==> flow/design.v <==
module instruction_decoder (
    input  logic [31:0] instr,
    output logic is_set_height,
    output logic is_set_weight,
    output logic is_calc_bmi,
    output logic is_calc_bmr,
    output logic [31:25] funct7,  
    output logic [31:20] imm,  
    output logic [24:20] rs2,    
    output logic [19:15] rs1,   
    output logic [11:7] rd  
);
    logic [6:0] opcode;
    assign opcode = instr[6:0];
    logic [14:12] w_h;
    assign w_h = instr[14:12];
    assign is_set_height = (opcode == 7'b0001011) & (w_h == 3'b000);
    assign is_set_weight = (opcode == 7'b0001011) & (w_h == 3'b001);
    assign is_calc_bmi   = (opcode == 7'b0001101);
    assign is_calc_bmr   = (opcode == 7'b0001110);
    assign imm = instr[31:20];
    assign rd = instr[11:7];
    assign rs2 = instr[24:20];
    assign rs1 = instr[19:15];
    assign funct7 = (is_calc_bmr)?instr[31:25]:7'b0;
endmodule
module memory (
    input  logic        clk,
    input  logic        reset,
    input  logic        we_height,
    input  logic        we_weight,
    input  logic [4:0]  user_index,
    input  logic [31:0] data_in,
    output logic [31:0] height_out,
    output logic [31:0] weight_out
);
    reg [31:0] mem_height [0:31];
    reg [31:0] mem_weight [0:31];
    always @(posedge clk or posedge reset) begin
         if (reset) begin
           for (int i = 0; i < 32; i++) begin
                mem_height[i] <= 32'd0;     
                mem_weight[i] <= 32'd0;      
            end
        end else begin
            if (we_height) mem_height[user_index] <= data_in;
            if (we_weight) mem_weight[user_index] <= data_in;
        end
    end
    assign height_out = mem_height[user_index];
    assign weight_out = mem_weight[user_index];
endmodule
module alu (
    input logic is_calc_bmi,
    input logic is_calc_bmr,
    input logic [31:0] height,   
    input logic [31:0] weight,   
    input logic [6:0] funct7,    
    output logic [31:0] result
);
    logic [31:0] bmi;
    logic [31:0] bmr;
    logic [31:0] height_mm;
    logic [31:0] height_m2;
    logic [31:0] weight_x10000;  
    logic [5:0] age;
    logic gender;  
    assign gender = funct7[6];
    assign age = funct7[5:0];
    always@(*)begin
        height_mm = height * 10;  
        height_m2 = (height_mm * height_mm) / 10000;  
        weight_x10000 = weight * 10000;
        bmi = 0;
        bmr = 0;
        if (is_calc_bmi) begin
            if (height_m2 != 0)
                bmi = weight_x10000 / height_m2;   
            else
                bmi = 0;
            result = bmi;
        end
        else if (is_calc_bmr) begin
            bmr = (10 * weight) + (625 * height / 100) - (5 * age);
            if (gender)
                bmr = bmr + 5;
            else
                bmr = bmr - 161;
            result = bmr;
        end
        else begin
            result = 0;   
        end
    end
endmodule
module top (
    input  logic        clk,
    input  logic        reset,
    input  logic [31:0] instr,
    output logic [31:0] result
);
    logic is_set_height;
    logic is_set_weight;
    logic is_calc_bmi;
    logic is_calc_bmr;
    logic [31:25] gender_age;
    logic [31:20] imm;  
    logic [24:20] rs2;    
    logic [19:15] rs1;   
    logic [11:7] rd;  
    logic [31:0] height_out;
    logic [31:0] weight_out;
    logic [31:0] alu_result;
    logic [4:0]  user_index;
    instruction_decoder u_decoder(.instr(instr),
        .is_set_height(is_set_height),
        .is_set_weight(is_set_weight),
        .is_calc_bmi(is_calc_bmi),
        .is_calc_bmr(is_calc_bmr),
        .funct7(gender_age),  
        .imm(imm),  
        .rs2(rs2),    
        .rs1(rs1),   
        .rd(rd)  
        );
    logic [31:0] imm_extended;
    assign imm_extended = {{20{imm[31]}}, imm};  
    assign user_index = (is_set_height | is_set_weight) ? rd : rs1;
    memory user_memory(.clk(clk),
        .reset(reset),
        .we_height(is_set_height),
        .we_weight(is_set_weight),
        .user_index(user_index),
        .data_in(imm_extended),
        .height_out(height_out),
        .weight_out(weight_out));
    alu health_alu (
        .is_calc_bmi(is_calc_bmi),
        .is_calc_bmr(is_calc_bmr),
        .height(height_out),
        .weight(weight_out),
        .funct7(gender_age),
        .result(alu_result)
    );
    always @(posedge clk or posedge reset) begin
        if (reset)
            result <= 32'd0;
        else
            result <= alu_result;
    end
endmodule
Settings: LEC_CHECK=0, CAP_MARGIN=20, CORE_MARGIN=2, CORE_UTILIZATION=40, SLEW_MARGIN=20; clock period 240.0 ns.
run.sh (not shown) runs the stock make flow with config.mk's settings and CLKGATE_MAP_FILE=.
The baseline passed the timing, DRC and antenna checks.
Edit:
--- a/flow/config.mk
+++ b/flow/config.mk
@@ -7,5 +7,9 @@
 export LEC_CHECK = 0
 export CAP_MARGIN = 20
+export CELL_PAD_IN_SITES_GLOBAL_PLACEMENT = 0
 export CORE_MARGIN = 2
-export CORE_UTILIZATION = 40
+export CORE_UTILIZATION = 43
+export CTS_CLUSTER_DIAMETER = 399
+export MAX_ROUTING_LAYER = met5
+export PLACE_DENSITY_LB_ADDON = 0.07
 export SLEW_MARGIN = 20
==> flow/constraint.sdc (replaced) <==
create_clock -name core_clock -period 143.0 [get_ports {clk}]
set_input_delay 28.6000 -clock core_clock [delete_from_list [all_inputs] [get_ports {clk}]]
set_output_delay 28.6000 -clock core_clock [all_outputs]
set_load 0.01 [all_outputs]
Now the flow finished but failed the layout checks on negative setup slack.
Hold slack stays flat.
Clock-buffer cell count goes up by 2.
Area after synthesis does not change.
Clock skew goes up by 0.017 ns.
Critical path depth goes up by 13.
Final cell count goes up by 27%.
